==> run B <==
==> flow/design.v <==
module decode(
	clk		,
	rst_n		,
	data_in	,
	data_out	
	);
	input clk;
	input rst_n;
	input [1:0] data_in;	 
	output reg data_out;
	wire [1:0] dis_00,dis_01,dis_10,dis_11;
	wire [31:0] add_1,add_2,add_3,add_4,add_5,add_6,add_7,add_8;
	reg [9:0]	path_s0,path_s1,path_s2,path_s3;   
	reg [31:0]	dis_s0,dis_s1,dis_s2,dis_s3;
	reg [19:0]count_clear;
	assign dis_00=data_in[1]+data_in[0];
	assign dis_01=data_in[1]+(data_in[0]^1'b1);
	assign dis_10=(data_in[1]^1'b1)+data_in[0];
	assign dis_11=(data_in[1]^1'b1)+(data_in[0]^1'b1);
	always @(posedge clk or negedge rst_n)
		if (rst_n==1'b0)
			count_clear<=20'b0;
		else if (count_clear>=20'd50000)
			count_clear<=20'b0;
		else
			count_clear<=count_clear+1'b1;
	assign add_1=dis_00+dis_s0;  
	assign add_2=dis_11+dis_s2;
	always @(posedge clk or negedge rst_n)
	begin
		if (rst_n==1'b0) 
			begin
				path_s0=10'b0;
				dis_s0=32'b0;
			end
		else if (count_clear==20'd50000)
			begin
				path_s0=10'b0;
				dis_s0=32'b0;
			end
		else if (add_1<=add_2)
			begin
				path_s0<={path_s0[8:0],1'b0};
				dis_s0<=add_1;
			end
		else 
			begin
				path_s0<={path_s2[8:0],1'b0};
				dis_s0<=add_2;
			end
	end
	assign add_3=dis_11+dis_s0;
	assign add_4=dis_00+dis_s2;
	always @(posedge clk or negedge rst_n)
	begin
		if (rst_n==1'b0) 
			begin
				path_s1=10'b0;
				dis_s1=32'b0;
			end
		else if (count_clear==20'd50000)
			begin
				path_s1=10'b0;
				dis_s1=32'b0;
			end
		else if (add_3<=add_4)
			begin
				path_s1<={path_s0[8:0],1'b1};
				dis_s1<=add_3;
			end
		else 
			begin
				path_s1<={path_s2[8:0],1'b1};
				dis_s1<=add_4;
			end
	end
	assign add_5=dis_01+dis_s1;
	assign add_6=dis_10+dis_s3;
	always @(posedge clk or negedge rst_n)
	begin
		if (rst_n==1'b0)
			begin
				path_s2=10'b0;
				dis_s2=32'b0;
			end
		else if (count_clear==20'd50000)
			begin
				path_s2=10'b0;
				dis_s2=32'b0;
			end
		else if (add_5<=add_6)
			begin
				path_s2<={path_s1[8:0],1'b0};
				dis_s2<=add_5;
			end
		else 
			begin
				path_s2<={path_s3[8:0],1'b0};
				dis_s2<=add_6;
			end
	end
	assign add_7=dis_10+dis_s1;
	assign add_8=dis_01+dis_s3;
	always @(posedge clk or negedge rst_n)
	begin
		if (rst_n==1'b0)
			begin
				path_s3=10'b0;
				dis_s3=32'b0;
			end
		else if (count_clear==20'd50000)
			begin
				path_s3=10'b0;
				dis_s3=32'b0;
			end
		else if (add_7<add_8)
			begin
				path_s3<={path_s1[8:0],1'b1};
				dis_s3<=add_7;
			end
		else 
			begin
				path_s3<={path_s3[8:0],1'b1};
				dis_s3<=add_8;
			end
	end
	always @(*)
	begin
		if ((dis_s0<=dis_s1)&&(dis_s0<=dis_s2)&&(dis_s0<=dis_s3))
			data_out<=path_s0[9];
		else if ((dis_s1<=dis_s0)&&(dis_s1<=dis_s2)&&(dis_s1<=dis_s3))
			data_out<=path_s1[9];
		else if ((dis_s2<=dis_s0)&&(dis_s2<=dis_s1)&&(dis_s2<=dis_s3))
			data_out<=path_s2[9];
		else  data_out<=path_s3[9];
	end
endmodule
==> flow/run.sh <==
#!/bin/bash
# the make line also repeats each setting of config.mk as NAME=value (left out here)
make -C /OpenROAD-flow-scripts/flow DESIGN_CONFIG=/design/flow/config.mk WORK_HOME=/design/flow/orfs CLKGATE_MAP_FILE= finish
==> flow/config.mk <==
export PLATFORM = sky130hd
export DESIGN_NAME = decode
export DESIGN_NICKNAME = decode
export VERILOG_FILES = /design/flow/design.v
export SDC_FILE = /design/flow/constraint.sdc
export NUM_CORES = 4
export LEC_CHECK = 0
export ABC_AREA = 0
export CAP_MARGIN = 35
export CELL_PAD_IN_SITES_DETAIL_PLACEMENT = 1
export CELL_PAD_IN_SITES_GLOBAL_PLACEMENT = 2
export CORE_ASPECT_RATIO = 0.54
export CORE_MARGIN = 7
export CORE_UTILIZATION = 60
export CTS_CLUSTER_DIAMETER = 320
export CTS_CLUSTER_SIZE = 22
export GPL_ROUTABILITY_DRIVEN = 1
export HOLD_SLACK_MARGIN = -0.01
export MAX_ROUTING_LAYER = met4
export MIN_ROUTING_LAYER = met1
export PLACE_DENSITY_LB_ADDON = 0.03
export SETUP_SLACK_MARGIN = 0.89
export SLEW_MARGIN = 40
export TNS_END_PERCENT = 70
==> flow/constraint.sdc <==
create_clock -name core_clock -period 6.69 [get_ports {clk}]
set_input_delay 1.3380 -clock core_clock [delete_from_list [all_inputs] [get_ports {clk}]]
set_output_delay 1.3380 -clock core_clock [all_outputs]
set_load 0.01 [all_outputs]
==> run X (differences from run B) <==
- ABC_AREA: 0 -> default
- CELL_PAD_IN_SITES_DETAIL_PLACEMENT: 1 -> default
- CELL_PAD_IN_SITES_GLOBAL_PLACEMENT: 2 -> 1
- CORE_ASPECT_RATIO: 0.54 -> default
- CORE_UTILIZATION: 60 -> 40
- CTS_CLUSTER_DIAMETER: 320 -> 195
- CTS_CLUSTER_SIZE: 22 -> 28
- GPL_ROUTABILITY_DRIVEN: 1 -> default
- HOLD_SLACK_MARGIN: -0.01 -> 0.18
- MAX_ROUTING_LAYER: met4 -> default
- MIN_ROUTING_LAYER: met1 -> default
- PLACE_DENSITY_LB_ADDON: 0.03 -> default
- SETUP_SLACK_MARGIN: 0.89 -> -0.24
- SLEW_MARGIN: 40 -> 15
- TNS_END_PERCENT: 70 -> default
==> flow/constraint.sdc (replaced) <==
create_clock -name core_clock -period 6.0 [get_ports {clk}]
set_input_delay 1.2000 -clock core_clock [delete_from_list [all_inputs] [get_ports {clk}]]
set_output_delay 1.2000 -clock core_clock [all_outputs]
set_load 0.01 [all_outputs]
==> run A (differences from run B) <==
- CELL_PAD_IN_SITES_GLOBAL_PLACEMENT: 2 -> default
- CORE_ASPECT_RATIO: 0.54 -> default
- CORE_MARGIN: 7 -> 2
- CTS_CLUSTER_SIZE: 22 -> 20
- GPL_ROUTABILITY_DRIVEN: 1 -> default
- HOLD_SLACK_MARGIN: -0.01 -> default
- MIN_ROUTING_LAYER: met1 -> met2
- SETUP_SLACK_MARGIN: 0.89 -> default
- SLEW_MARGIN: 40 -> 15
- TNS_END_PERCENT: 70 -> 65
==> run E (differences from run B) <==
- ABC_AREA: 0 -> default
- CAP_MARGIN: 35 -> 20
- CELL_PAD_IN_SITES_DETAIL_PLACEMENT: 1 -> default
- CELL_PAD_IN_SITES_GLOBAL_PLACEMENT: 2 -> default
- CORE_ASPECT_RATIO: 0.54 -> default
- CORE_MARGIN: 7 -> 2
- CORE_UTILIZATION: 60 -> 66
- CTS_CLUSTER_DIAMETER: 320 -> default
- CTS_CLUSTER_SIZE: 22 -> default
- GPL_ROUTABILITY_DRIVEN: 1 -> default
- HOLD_SLACK_MARGIN: -0.01 -> default
- MAX_ROUTING_LAYER: met4 -> default
- MIN_ROUTING_LAYER: met1 -> default
- PLACE_DENSITY: default -> 0.6
- PLACE_DENSITY_LB_ADDON: 0.03 -> default
- SETUP_SLACK_MARGIN: 0.89 -> default
- SLEW_MARGIN: 40 -> 20
- TNS_END_PERCENT: 70 -> default
==> flow/constraint.sdc (replaced) <==
create_clock -name core_clock -period 4.84 [get_ports {clk}]
set_input_delay 0.9680 -clock core_clock [delete_from_list [all_inputs] [get_ports {clk}]]
set_output_delay 0.9680 -clock core_clock [all_outputs]
set_load 0.01 [all_outputs]
==> comparison table <==
item                                                                      run E                       run X                                                run B                       run A
Sum of net half-perimeters after detailed placement                    56500 um                    59700 um                                                    -                    67300 um
Detailed route wirelength on metal2                                    35900 um                    33000 um                                                    -                           -
Clock root buffer master                             sky130_fd_sc_hd__clkbuf_16  sky130_fd_sc_hd__clkbuf_16                                                    -  sky130_fd_sc_hd__clkbuf_16
Worst setup timing slack at the placement stage                        -1.37 ns                   -0.457 ns                                                    -                   -0.338 ns
Total power after layout                                                21.4 mW                     13.2 mW                                                    -                           -
Clock network share of area                                               2.54%                       2.59%                                                    -                           -
Comb area                                                          0.0153 sq mm                0.0141 sq mm                                                    -                           -
Seq Cell Count                                                              182                         182                                                    -                           -
Area taken by flip-flops and latches                              0.00458 sq mm               0.00455 sq mm                                                    -                           -
Post-CTS setup repair buffer count                                           28                           0                                                    -                           0
Tool Warnings                                                                39                          36                                                    -                           -
Lkg Pwr                                                                 11.7 nW                     9.89 nW                                                    -                           -
Internal Dissipation                                                    10.1 mW                     6.18 mW                                                    -                           -
Share of power burned in registers                                        13.2%                       17.8%                                                    -                           -
Non-Clock Inverter Count                                                    124                         124                                                    -                           -
Clk latency late pin                                                    0.50 ns                     0.51 ns                                                    -                           -
Outcome                                                         failed layout checks  no timing/DRC/antenna violations                            aborted with a tool error   aborted with a tool error
Failing step                                                                  -                           -  global placement without I/O (3_1_place_gp_skip_io)    global routing (5_1_grt)
Reasons for failing layout checks                          negative setup slack                           -                                                    -                           -
Signal buf overhead                                                       15.7%                       6.79%                                                    -                           -
Period Utilization, post-route                                             104%                       97.6%                                                    -                           -
Clk buf depth                                                                 2                           2                                                    -                           2
Endpoint of the worst hold path                            path_s3[1]$_DFF_PN0_        path_s3[1]$_DFF_PN0_                                                    -                           -

========
==> inputs of 07-06 <==
// decode: RTL as listed in full above, without the edits since
export LEC_CHECK = 0
export CAP_MARGIN = 35
export CELL_PAD_IN_SITES_GLOBAL_PLACEMENT = 3
export CORE_MARGIN = 7
export CORE_UTILIZATION = 40
export CTS_CLUSTER_DIAMETER = 195
export CTS_CLUSTER_SIZE = 28
export HOLD_SLACK_MARGIN = 0.18
export SLEW_MARGIN = 15
create_clock -name core_clock -period 6.0 [get_ports {clk}]
run.sh (not shown) runs the stock make flow with config.mk's settings and CLKGATE_MAP_FILE=.
==> 11-18: changes against 07-06 <==
Settings changed: CAP_MARGIN 35 to 0, CELL_PAD_IN_SITES_GLOBAL_PLACEMENT 3 to not set, CORE_ASPECT_RATIO set to 0.87, CORE_MARGIN 7 to 2, CORE_UTILIZATION 40 to 61, CTS_CLUSTER_DIAMETER 195 to 397, CTS_CLUSTER_SIZE 28 to 98, HOLD_SLACK_MARGIN 0.18 to not set, PLACE_DENSITY set to 0.39, SETUP_SLACK_MARGIN set to -0.14, SLEW_MARGIN 15 to 40, TNS_END_PERCENT set to 25.
==> 04-17: changes against 07-06 <==
Settings changed: CAP_MARGIN 35 to 20, CELL_PAD_IN_SITES_GLOBAL_PLACEMENT 3 to not set, CORE_MARGIN 7 to 2, CORE_UTILIZATION 40 to 72, CTS_CLUSTER_DIAMETER 195 to 27, CTS_CLUSTER_SIZE 28 to not set, HOLD_SLACK_MARGIN 0.18 to not set, PLACE_DENSITY_LB_ADDON set to 0.3, SLEW_MARGIN 15 to 20.
==> flow/constraint.sdc (replaced) <==
create_clock -name core_clock -period 4.84 [get_ports {clk}]
set_input_delay 0.9680 -clock core_clock [delete_from_list [all_inputs] [get_ports {clk}]]
set_output_delay 0.9680 -clock core_clock [all_outputs]
set_load 0.01 [all_outputs]
==> comparison table <==
Clock group: 04-17 -; 07-06 1.26 mW; 11-18 1.23 mW
Endpoint of the worst hold-timing path: 04-17 -; 07-06 path_s3[1]; 11-18 path_s3[1]
Violation count after the first detailed-routing iteration: 04-17 -; 07-06 1534; 11-18 1993
Inverter tally of the final layout excluding the clock network: 04-17 -; 07-06 124; 11-18 124
Fraction of cell area in non-clock buffers: 04-17 -; 07-06 0.0801; 11-18 0.0614
Setup slack on the worst flop-to-flop path: 04-17 -; 07-06 0.83 ns; 11-18 1.14 ns
Slowest cell on crit path: 04-17 -; 07-06 sky130_fd_sc_hd__clkdlybuf4s50_1; 11-18 sky130_fd_sc_hd__clkdlybuf4s50_1
Maximum clock skew at final layout: 04-17 -; 07-06 0.0201 ns; 11-18 0.0193 ns
Status: 04-17 did not finish; 07-06 complete, no violations; 11-18 complete, no violations
Stage where the flow stopped: 04-17 global routing (5_1_grt); 07-06 -; 11-18 -
Die ar.: 04-17 0.0283 mm^2; 07-06 0.0549 mm^2; 11-18 0.0332 mm^2
Y dimension of the die: 04-17 168 um; 07-06 234 um; 11-18 170 um
Top power consumer group: 04-17 -; 07-06 combinational cells; 11-18 combinational cells
Net switching power: 04-17 -; 07-06 7.08 mW; 11-18 6.95 mW
Clk pin slew, worst setup/hold paths: 04-17 -; 07-06 0.08 ns; 11-18 0.09 ns
Number of clock buffers in the layout: 04-17 -; 07-06 17; 11-18 17
Core outline area: 04-17 0.0267 mm^2; 07-06 0.0477 mm^2; 11-18 0.0311 mm^2
Critical Path End Type: 04-17 -; 07-06 register; 11-18 register
DR WL met3: 04-17 -; 07-06 3.71 mm; 11-18 6.68 mm
Critical Path Start: 04-17 -; 07-06 data_in[0]; 11-18 data_in[0]
Core Util, Final: 04-17 -; 07-06 0.468; 11-18 0.694
Share of final layout cell area taken by clock buffers and inverters: 04-17 -; 07-06 0.0287; 11-18 0.0290
Share of the final layout cell area in multi-input gates: 04-17 -; 07-06 0.632; 11-18 0.653
Power is estimated from default activity; no workload was simulated.
